Design cpu, start of the top module:
module cpu 
	(output wire [7:0] address,
	 output wire [7:0] to_memory,
	 output wire write,
	 input wire [7:0] from_memory, 
     input wire clk, reset);
        wire IR_Load;
    wire MAR_Load;
    wire PC_Load;
    wire PC_Inc;
    wire A_Load;
    wire B_Load;
    wire CCR_Load;
    wire[2:0] ALU_Sel;
    wire[1:0] Bus1_Sel, Bus2_Sel;
    wire[7:0] IR;
    wire[3:0] CCR_Result;
	control_unit ctrl_un0 (
        .IR_Load(IR_Load),
        .MAR_Load(MAR_Load),
        .PC_Load(PC_Load),
        .PC_Inc(PC_Inc),
        .A_Load(A_Load),
        .B_Load(B_Load),
        .CCR_Load(CCR_Load),
        .ALU_Sel(ALU_Sel),
        .Bus1_Sel(Bus1_Sel),
        .Bus2_Sel(Bus2_Sel),
        .write(write),
        .IR(IR),
        .CCR_Result(CCR_Result),
        .Clk(clk),
        .Reset(reset)
	);
	data_path dt_pht0 (
		.address(address),
        .to_memory(to_memory),
        .IR_out(IR),
        .CCR_Result(CCR_Result),
        .from_memory(from_memory),
        .ALU_Sel(ALU_Sel),
        .Bus1_Sel(Bus1_Sel),
        .Bus2_Sel(Bus2_Sel),
        .IR_Load(IR_Load),
        .MAR_Load(MAR_Load),
        .PC_Load(PC_Load),
        .PC_Inc(PC_Inc),
        .A_Load(A_Load),
        .B_Load(B_Load),
        .CCR_Load(CCR_Load),
        .Clk(clk),
        .Reset(reset)
	);
endmodule
make LEC_CHECK=0 ABC_AREA=1 CAP_MARGIN=20 CELL_PAD_IN_SITES_DETAIL_PLACEMENT=0 CORE_ASPECT_RATIO=1.14 CORE_MARGIN=2 CORE_UTILIZATION=72 CTS_CLUSTER_DIAMETER=339 CTS_CLUSTER_SIZE=15 MIN_ROUTING_LAYER=met1 PLACE_DENSITY_LB_ADDON=0.08 SLEW_MARGIN=20 finish   # period 3.09 ns
run.sh (not shown) runs the stock make flow with config.mk's settings and CLKGATE_MAP_FILE=.
Then changed:
Settings changed: ABC_AREA 1 to unset, CORE_UTILIZATION 72 to 71, CTS_CLUSTER_SIZE 15 to unset, PLACE_DENSITY_LB_ADDON 0.08 to 0.05.
Clock period 3.09 ns to 4.73 ns, I/O delays scaled along.
Routed wire length rose by 7.1%.
Non-clock buffer count decreases by 24.
Critical path depth goes down by 5.
Count of clock-buffer cells in the layout came out lower by 1.
Global-route usage went down by 1.3 points.
Sequential share of layout area climbs by 0.28 points.
First-iteration DRC count came out higher by 15%.
Worst setup slack improves by 0.030 ns.
Then changed:
Settings changed: CELL_PAD_IN_SITES_DETAIL_PLACEMENT 0 to unset, CORE_ASPECT_RATIO 1.14 to unset, CORE_UTILIZATION 71 to 66, CTS_CLUSTER_DIAMETER 339 to unset, MIN_ROUTING_LAYER met1 to unset, PLACE_DENSITY_LB_ADDON 0.05 to unset.
Clock period 4.73 ns to 4.4 ns, I/O delays scaled along.
After rerunning:
- The new run finished clean
- setup slack is better by 0.082 ns
- synthesized cell count is unchanged
- area after synthesis does not change
- final cell count rose by 0.55%
- final area rose by 0.89%
- clock-buffer cell count does not change
- die size rose by 7.2%
- sequential cell count stays the same
Then changed:
Settings changed: CORE_UTILIZATION 66 to 40.
Clock period 4.4 ns to 5.51 ns, I/O delays scaled along.
=>
- The new run produced a clean layout
- via count is lower by 3.2%
- setup slack gets better by 0.63 ns
- cell area is higher by about 1.1%
- worst hold slack gets better by 0.017 ns
- clock skew is lower by 0.0069 ns
- cell count is higher by about 7.5%
- first-iteration DRC count is higher by about 7%
Then changed:
Settings changed: CORE_UTILIZATION 40 to 72, CTS_CLUSTER_DIAMETER set to 93.
Clock period 5.51 ns to 3.58 ns, I/O delays scaled along.
Result:
- The new run completed, yet does not pass: negative setup slack
- routed wire length went down by 5.0%
- die size came out lower by 43%
- worst setup slack degrades by 0.84 ns
- sequential cell count is unchanged
- first-iteration DRC count rises by 32%
- count of clock-buffer cells in the layout is unchanged
- synthesized cell count stays the same
- worst hold slack is worse by 0.15 ns
- design area goes up by 3.0%
- register-to-register slack is worse by 1.6 ns
Then changed:
Settings changed: CORE_UTILIZATION 72 to 23, CTS_CLUSTER_DIAMETER 93 to unset.
Clock period 3.58 ns to 5.51 ns, I/O delays scaled along.
Outcome: The new run ran to the end with no violations. Synthesized cell count stays the same. Die size went up to 3.0 times its value. First-iteration DRC count came out lower by 26%. Via count fell by 11%. Global-route usage drops by 31 points.

* * *

## epsilon
Starting RTL as in the previous note.
export LEC_CHECK = 0
export ABC_AREA = 1
export CAP_MARGIN = 20
export CORE_MARGIN = 2
export CORE_UTILIZATION = 62
export CTS_CLUSTER_DIAMETER = 393
export CTS_CLUSTER_SIZE = 94
export PLACE_DENSITY = 0.38
export SLEW_MARGIN = 20
create_clock -name core_clock -period 5.16 [get_ports {clk}]
Here is what was changed in the inputs of delta compared with epsilon.
- TNS_END_PERCENT: unset -> 10
- SETUP_SLACK_MARGIN: unset -> 1.37
- CORE_UTILIZATION: 62 -> 68
Findings:
- Cmp delta vs epsilon: overall chip area lower in delta
- Per the comparison of delta with epsilon, floorplan die width shows a reduction of about 4.3%; cell area after placement shows a reduction of 26 sq um; cell count shows a reduction of 19.
- Compared with epsilon, delta shows part of the cycle the worst path needs lower by 4.4 points.
- delta vs. epsilon: routed length on met2 fell 370 um.

* * *

Starting RTL as in the previous note.
// cpu
module cpu 
	(output wire [7:0] address,
	 output wire [7:0] to_memory,
	 output wire write,
	 input wire [7:0] from_memory, 
     input wire clk, reset);
clock: 8.14 ns
lec_check: 0
cap_margin: 20
cell_pad_in_sites_detail_placement: 0
core_aspect_ratio: 0.5
core_margin: 2
core_utilization: 45
cts_cluster_diameter: 339
cts_cluster_size: 93
min_routing_layer: met1
slew_margin: 20
tns_end_percent: 15
The baseline produced a clean layout.
Change:
CORE_UTILIZATION = 68   (was 45)
GPL_TIMING_DRIVEN = 0   (was not set)
PLACE_DENSITY = 0.86   (was not set)
The changed run finished clean.
Via count rose by about 8%.
Wire length fell by 0.76%.
Design area rose by about 2.4%.
Critical path depth rose by 3.
Die area fell by 33%.

* * *

Starting RTL as in the previous note.
==> flow/design.v (excerpt) <==
module cpu 
	(output wire [7:0] address,
	 output wire [7:0] to_memory,
	 output wire write,
	 input wire [7:0] from_memory, 
     input wire clk, reset);
make LEC_CHECK=0 CAP_MARGIN=20 CORE_MARGIN=2 CORE_UTILIZATION=40 SLEW_MARGIN=20 finish   # period 8.0 ns
The starting point finished clean.
==> next run, changes <==
- CORE_UTILIZATION: 40 -> 47
- CTS_CLUSTER_DIAMETER: not set -> 339
- CTS_CLUSTER_SIZE: not set -> 12
- PLACE_DENSITY: not set -> 0.39
- SETUP_SLACK_MARGIN: not set -> 1.92
- SLEW_MARGIN: 20 -> 15
- TNS_END_PERCENT: not set -> 5
What happened: First-iteration DRC count went down by 11%. Worst hold slack got worse by 0.0076 ns. Cell area stays flat. Worst setup slack improved by 0.0074 ns. Via count stays flat. Count of clock-buffer cells in the layout went up by 1. Core utilization went up by 8.2 points. Routed wire length went up by about 0.9%. Area after synthesis does not change.
==> next run, changes <==
- CORE_UTILIZATION: 47 -> 67
- CTS_CLUSTER_SIZE: 12 -> 10
- SETUP_SLACK_MARGIN: 1.92 -> not set
Effect: The changed run completed without violations; clock-buffer cell count falls by 1; setup slack got worse by 0.094 ns; design area falls by about 2.2%; cell count falls by about 6.4%; via count rises by about 5%; sequential cell count stays the same; synthesized cell count stays the same; wire length falls by 4.1%; area after synthesis stays the same.
==> next run, changes <==
- ABC_AREA: not set -> 1
- CAP_MARGIN: 20 -> 10
- CELL_PAD_IN_SITES_GLOBAL_PLACEMENT: not set -> 1
- CORE_ASPECT_RATIO: not set -> 0.61
- CORE_UTILIZATION: 67 -> 45
- CTS_CLUSTER_DIAMETER: 339 -> 221
- CTS_CLUSTER_SIZE: 10 -> 11
- GPL_ROUTABILITY_DRIVEN: not set -> 1
- MIN_ROUTING_LAYER: not set -> met2
- PLACE_DENSITY: 0.39 -> not set
- PLACE_DENSITY_LB_ADDON: not set -> 0.11
- SETUP_SLACK_MARGIN: not set -> 1.0
- SLEW_MARGIN: 15 -> 20
- TNS_END_PERCENT: 5 -> not set
Now the flow failed in global routing (GRT-0116).
Die size goes up by 41%.
Area after synthesis drops by about 4%.
Synthesized cell count came out higher by 16%.

* * *

cpu again, from the RTL that the note above started with.
clock: 6.73 ns
lec_check: 0
cap_margin: 20
cell_pad_in_sites_global_placement: 2
core_aspect_ratio: 0.65
core_margin: 5
core_utilization: 40
cts_cluster_size: 53
gpl_routability_driven: 1
gpl_timing_driven: 0
min_routing_layer: met1
slew_margin: 5
tns_end_percent: 15
The starting point finished clean.
Next try:
CELL_PAD_IN_SITES_GLOBAL_PLACEMENT = default   (was 2)
CORE_ASPECT_RATIO = default   (was 0.65)
CORE_MARGIN = 2   (was 5)
CORE_UTILIZATION = 72   (was 40)
CTS_CLUSTER_SIZE = default   (was 53)
GPL_ROUTABILITY_DRIVEN = default   (was 1)
GPL_TIMING_DRIVEN = default   (was 0)
MIN_ROUTING_LAYER = default   (was met1)
PLACE_DENSITY = 0.65   (was default)
SLEW_MARGIN = 20   (was 5)
TNS_END_PERCENT = default   (was 15)
clock period = 3.38 ns   (was 6.73 ns; I/O delays follow)
Result: Now the flow completed, yet does not pass: setup timing; routed wire length is lower by about 13%; final area is higher by 0.45%; via count is higher by about 6.5%; area after synthesis does not change; synthesized cell count stays the same; worst setup slack loses 1.8 ns.
Next try:
CORE_UTILIZATION = 70   (was 72)
CTS_CLUSTER_SIZE = 14   (was default)
PLACE_DENSITY = default   (was 0.65)
clock period = 2.78 ns   (was 3.38 ns; I/O delays follow)
=> This time the run stopped in global routing. Synthesized cell count is unchanged. Die area grows by 2.7%. Area after synthesis does not change.
